// top
module top(input clk, rst_raw, up, left, right, down, 
           input [15:0]switches, output dp,a,b,c,d,e,f,g, output [3:0]anode,
           output load_done, output reg fsm_done);
Size in the first run: roughly 230 flip-flops, roughly 36 I/O pins, ~11,000 sq um of cells after synthesis.
==> flow/config.mk <==
export PLATFORM = sky130hd
export DESIGN_NAME = top
export DESIGN_NICKNAME = top
export VERILOG_FILES = /design/flow/design.v
export SDC_FILE = /design/flow/constraint.sdc
export NUM_CORES = 4
export LEC_CHECK = 0
export ABC_AREA = 1
export CAP_MARGIN = 20
export CORE_ASPECT_RATIO = 0.69
export CORE_MARGIN = 2
export CORE_UTILIZATION = 72
export CTS_CLUSTER_DIAMETER = 400
export CTS_CLUSTER_SIZE = 100
export PLACE_DENSITY_LB_ADDON = 0.0
export SETUP_SLACK_MARGIN = 0.57
export SLEW_MARGIN = 20
export TNS_END_PERCENT = 15
==> flow/constraint.sdc <==
create_clock -name core_clock -period 1.94 [get_ports {clk}]
set_input_delay 0.3880 -clock core_clock [delete_from_list [all_inputs] [get_ports {clk}]]
set_output_delay 0.3880 -clock core_clock [all_outputs]
set_load 0.01 [all_outputs]
run.sh (not shown) runs the stock make flow with config.mk's settings and CLKGATE_MAP_FILE=.
The first run never finished: it broke off in 4_1_cts, error DPL-0033.
Next try:
--- a/flow/config.mk
+++ b/flow/config.mk
@@ -10 +9,0 @@
-export CORE_ASPECT_RATIO = 0.69
@@ -13,4 +12,3 @@
-export CTS_CLUSTER_DIAMETER = 400
-export CTS_CLUSTER_SIZE = 100
-export PLACE_DENSITY_LB_ADDON = 0.0
-export SETUP_SLACK_MARGIN = 0.57
+export CTS_CLUSTER_SIZE = 21
+export PLACE_DENSITY_LB_ADDON = 0.16
+export SETUP_SLACK_MARGIN = 0.37
@@ -18 +15,0 @@
-export TNS_END_PERCENT = 15
==> flow/constraint.sdc (replaced) <==
create_clock -name core_clock -period 2.43 [get_ports {clk}]
set_input_delay 0.4860 -clock core_clock [delete_from_list [all_inputs] [get_ports {clk}]]
set_output_delay 0.4860 -clock core_clock [all_outputs]
set_load 0.01 [all_outputs]
What happened:
- The new run finished clean
- die size is about the same
- area after synthesis does not change
- synthesized cell count stays the same
Next try:
--- a/flow/config.mk
+++ b/flow/config.mk
@@ -8 +7,0 @@
-export ABC_AREA = 1
@@ -11,4 +10 @@
-export CORE_UTILIZATION = 72
-export CTS_CLUSTER_SIZE = 21
-export PLACE_DENSITY_LB_ADDON = 0.16
-export SETUP_SLACK_MARGIN = 0.37
+export CORE_UTILIZATION = 40
==> flow/constraint.sdc (replaced) <==
create_clock -name core_clock -period 4.46 [get_ports {clk}]
set_input_delay 0.8920 -clock core_clock [delete_from_list [all_inputs] [get_ports {clk}]]
set_output_delay 0.8920 -clock core_clock [all_outputs]
set_load 0.01 [all_outputs]
Result:
- routed wire length went down by 10%
- synthesized area went up by about 2.3%
- die size went up by about 80%
Next try:
--- a/flow/config.mk
+++ b/flow/config.mk
@@ -8 +8 @@
-export CAP_MARGIN = 20
+export CAP_MARGIN = 40
@@ -10 +10,2 @@
-export CORE_UTILIZATION = 40
+export CORE_UTILIZATION = 71
+export CTS_CLUSTER_SIZE = 19
==> flow/constraint.sdc (replaced) <==
create_clock -name core_clock -period 2.36 [get_ports {clk}]
set_input_delay 0.4720 -clock core_clock [delete_from_list [all_inputs] [get_ports {clk}]]
set_output_delay 0.4720 -clock core_clock [all_outputs]
set_load 0.01 [all_outputs]
=> The new run finished clean. Wire length went up by about 18%. Flip-flop count does not change. Cell area went up by about 7%. Sequential power went up by about 90%. Global-route usage went up by 15 points.


top again, from the RTL that the note above started with.
make LEC_CHECK=0 CAP_MARGIN=20 CELL_PAD_IN_SITES_DETAIL_PLACEMENT=1 CELL_PAD_IN_SITES_GLOBAL_PLACEMENT=2 CORE_MARGIN=2 CORE_UTILIZATION=40 SLEW_MARGIN=20 finish   # period 10.0 ns
Rerun with:
Settings changed: CELL_PAD_IN_SITES_DETAIL_PLACEMENT 1 to not set, CELL_PAD_IN_SITES_GLOBAL_PLACEMENT 2 to not set, CORE_UTILIZATION 40 to 72, CTS_CLUSTER_SIZE set to 10.
Clock period 10.0 ns to 2.43 ns, I/O delays scaled along.
Area after synthesis does not change.
Setup slack degrades by 5.7 ns.
Synthesized cell count is unchanged.
First-iteration DRC count is higher by 76%.
Final cell count came out lower by 3.9%.
Register-to-register slack is worse by 6.7 ns.
Rerun with:
Settings changed: CTS_CLUSTER_DIAMETER set to 311, SETUP_SLACK_MARGIN set to 0.55.
Clock period 2.43 ns to 1.94 ns, I/O delays scaled along.
Result: This time the run died in clock tree synthesis. Die size stays the same. Synthesized cell count stays the same. Area after synthesis does not change.
Rerun with:
Settings changed: CORE_UTILIZATION 72 to 66, CTS_CLUSTER_DIAMETER 311 to not set, CTS_CLUSTER_SIZE 10 to not set, SETUP_SLACK_MARGIN 0.55 to not set.
Clock period 1.94 ns to 4.33 ns, I/O delays scaled along.
This time the run went through all stages and came out clean.
Area after synthesis is unchanged.
Synthesized cell count does not change.
Die area is higher by 8.8%.


top again, from the RTL that the note above started with.
make LEC_CHECK=0 ABC_AREA=1 CAP_MARGIN=20 CORE_MARGIN=2 CORE_UTILIZATION=72 CTS_CLUSTER_DIAMETER=224 CTS_CLUSTER_SIZE=14 GPL_ROUTABILITY_DRIVEN=0 MIN_ROUTING_LAYER=met1 PLACE_DENSITY_LB_ADDON=0.16 SETUP_SLACK_MARGIN=0.16 SLEW_MARGIN=40 finish   # period 2.39 ns
The starting point completed without violations.
Then changed:
Settings changed: HOLD_SLACK_MARGIN set to 0.29, SETUP_SLACK_MARGIN 0.16 to 0.62.
What happened: This time the run stopped in global routing, error GRT-0232; synthesized area is unchanged; die size does not change; synthesized cell count stays the same.
Then changed:
Settings changed: SETUP_SLACK_MARGIN 0.62 to 0.31, TNS_END_PERCENT set to 65.
Outcome: The changed run produced a clean layout; area after synthesis stays the same; die area does not change; synthesized cell count does not change.
Then changed:
Settings changed: SETUP_SLACK_MARGIN 0.31 to 0.3, TNS_END_PERCENT 65 to not set.
Clock period 2.39 ns to 2.38 ns, I/O delays scaled along.
What happened:
- synthesized area is unchanged
- clock power stays flat
- routed wire length shrinks by 1.7%
- first-iteration DRC count shrinks by 12%
Power figures rest on the tool's default switching activity, not on a simulated workload.
